## sierra
Design apb_top, start of the top module:
module apb_top #(parameter ADDRESS=8, parameter DATA =8, parameter LOCATION=64)(
input PCLK,PRESETn,transfer,READ_WRITE,
input [ADDRESS-1:0] apb_write_paddr,apb_read_paddr,
input [DATA-1:0] apb_write_data,
output [DATA-1:0] apb_read_data_out);
Size in the first run: ~3000 cells after synthesis, ~36 I/O pins, about 25000 sq um of cells after synthesis.
==> flow/config.mk <==
export PLATFORM = sky130hd
export DESIGN_NAME = apb_top
export DESIGN_NICKNAME = apb_top
export VERILOG_FILES = /design/flow/design.v
export SDC_FILE = /design/flow/constraint.sdc
export NUM_CORES = 4
export LEC_CHECK = 0
export ABC_AREA = 1
export CAP_MARGIN = 20
export CORE_MARGIN = 2
export CORE_UTILIZATION = 70
export CTS_CLUSTER_SIZE = 100
export HOLD_SLACK_MARGIN = 0.24
export PLACE_DENSITY = 0.35
export SETUP_SLACK_MARGIN = 0.42
export SLEW_MARGIN = 20
export TNS_END_PERCENT = 95
==> flow/constraint.sdc <==
create_clock -name core_clock -period 2.52 [get_ports {PCLK}]
set_input_delay 0.5040 -clock core_clock [delete_from_list [all_inputs] [get_ports {PCLK}]]
set_output_delay 0.5040 -clock core_clock [all_outputs]
set_load 0.01 [all_outputs]
run.sh (not shown) runs the stock make flow with config.mk's settings and CLKGATE_MAP_FILE=.
sierra went all the way through synthesis, placement and routing and the layout is clean on timing, DRC and antenna.
For amber, these inputs were changed with respect to sierra:
==> flow/config.mk <==
export PLATFORM = sky130hd
export DESIGN_NAME = apb_top
export DESIGN_NICKNAME = apb_top
export VERILOG_FILES = /design/flow/design.v
export SDC_FILE = /design/flow/constraint.sdc
export NUM_CORES = 4
export LEC_CHECK = 0
export CAP_MARGIN = 20
export CORE_MARGIN = 2
export CORE_UTILIZATION = 64
export SLEW_MARGIN = 20
==> flow/constraint.sdc <==
create_clock -name core_clock -period 2.5 [get_ports {PCLK}]
set_input_delay 0.5000 -clock core_clock [delete_from_list [all_inputs] [get_ports {PCLK}]]
set_output_delay 0.5000 -clock core_clock [all_outputs]
set_load 0.01 [all_outputs]
==> comparison <==
- Every stage of amber finished as expected; the final checks, on the other hand, flagged setup timing, which means the layout fails.
- Via count in amber vs sierra: up about 4.5%
- Between amber and sierra, the final tally of max-slew violations does not differ in any meaningful way.
- A highest routed metal layer of met4 is what sierra shows, while met5 belongs to amber.
- Compared with sierra, in amber first-pass GRT wire length went up by 34 mm; fraction of area in clock buffers and inverters now larger.
- Of sierra and amber, the higher gate count after technology mapping belongs to sierra.
- Share of synthesized area spent on multiplexers on amber is down relative to sierra.
## Diff of input files: lagoon against amber
-- flow/config.mk --
<<< amber, line 6
export NUM_CORES = 4
export LEC_CHECK = 0
export CAP_MARGIN = 20
export CORE_MARGIN = 2
export CORE_UTILIZATION = 64
export SLEW_MARGIN = 20
>>> lagoon, line 6
export NUM_CORES = 4
export LEC_CHECK = 0
export ABC_AREA = 1
export CAP_MARGIN = 35
export CORE_MARGIN = 2
export CORE_UTILIZATION = 68
export CTS_CLUSTER_DIAMETER = 383
export CTS_CLUSTER_SIZE = 18
export SETUP_SLACK_MARGIN = 0.66
export SLEW_MARGIN = 20
==> results <==
- lagoon: aborted in global routing (tool error)
- Going from amber to lagoon, cell area reported after detailed placement shrinks by 0.69%.
- Between amber and lagoon, post-synth area from yosys stat is higher for lagoon, amber comes in under that.
- Relative to amber, the area of the chip measured on lagoon has increased slightly.
- The count of instantiated cells in the yosys netlist of lagoon exceeds that of amber by 612.
- Net count entering floorplan: amber and lagoon compared, higher one is lagoon
Relative to lagoon, the following input files were edited for garnet:
==> flow/config.mk <==
export PLATFORM = sky130hd
export DESIGN_NAME = apb_top
export DESIGN_NICKNAME = apb_top
export VERILOG_FILES = /design/flow/design.v
export SDC_FILE = /design/flow/constraint.sdc
export NUM_CORES = 4
export LEC_CHECK = 0
export ABC_AREA = 1
export CAP_MARGIN = 20
export CORE_MARGIN = 2
export CORE_UTILIZATION = 70
export CTS_CLUSTER_SIZE = 25
export PLACE_DENSITY = 0.6
export SETUP_SLACK_MARGIN = 0.65
export SLEW_MARGIN = 20
## What came out
What the final checks of garnet revealed, after a flow that finished every stage, was a layout that fails on setup timing. garnet vs. lagoon: placer congestion estimate held steady; synthesized area flat; initial core utilization increased 2.1 points; total core area decreased about 3%; yosys synthesis chip area ~0 delta. garnet vs lagoon, worst slack after detailed placement went up by 0.061 ns. As far as number of cells in Yosys stat goes, lagoon and garnet are indistinguishable; the numbers are identical. Diff lagoon -> garnet: die footprint moved down; chip width moved down; half-perimeter wire length of the detailed placement result moved down.
Relative to garnet, the following input files were edited for tundra:
==> flow/config.mk <==
export PLATFORM = sky130hd
export DESIGN_NAME = apb_top
export DESIGN_NICKNAME = apb_top
export VERILOG_FILES = /design/flow/design.v
export SDC_FILE = /design/flow/constraint.sdc
export NUM_CORES = 4
export LEC_CHECK = 0
export CAP_MARGIN = 20
export CORE_ASPECT_RATIO = 0.53
export CORE_MARGIN = 2
export CORE_UTILIZATION = 40
export GPL_ROUTABILITY_DRIVEN = 0
export PLACE_DENSITY = 0.6
export SETUP_SLACK_MARGIN = -0.1
export SLEW_MARGIN = 20
==> flow/constraint.sdc <==
create_clock -name core_clock -period 5.0 [get_ports {PCLK}]
set_input_delay 1.0000 -clock core_clock [delete_from_list [all_inputs] [get_ports {PCLK}]]
set_output_delay 1.0000 -clock core_clock [all_outputs]
set_load 0.01 [all_outputs]
Results
tundra went all the way through synthesis, placement and routing and the layout is clean on timing, DRC and antenna.
Diff garnet -> tundra: yosys cell count fell 612; clock power saw a decrease.
Row count in tundra is about 7% lower than in garnet
What xenon does differently from tundra at the input level:
==> flow/config.mk <==
export PLATFORM = sky130hd
export DESIGN_NAME = apb_top
export DESIGN_NICKNAME = apb_top
export VERILOG_FILES = /design/flow/design.v
export SDC_FILE = /design/flow/constraint.sdc
export NUM_CORES = 4
export LEC_CHECK = 0
export CAP_MARGIN = 20
export CORE_MARGIN = 2
export CORE_UTILIZATION = 58
export SETUP_SLACK_MARGIN = -0.21
export SLEW_MARGIN = 20
==> flow/constraint.sdc <==
create_clock -name core_clock -period 2.5 [get_ports {PCLK}]
set_input_delay 0.5000 -clock core_clock [delete_from_list [all_inputs] [get_ports {PCLK}]]
set_output_delay 0.5000 -clock core_clock [all_outputs]
set_load 0.01 [all_outputs]
### Flow results
The flow completed for xenon, but it is not clean: the layout still shows setup timing. Relative to tundra, the post-cts hold-fix buffer tally of xenon is higher by 1. Compared with tundra, xenon shows number of buffers other than clock buffers in the final layout that has gone up by more than 100%. Routed wire length in xenon is 3.6% higher than in tundra.
Power figures rest on the tool's default switching activity, not on a simulated workload.
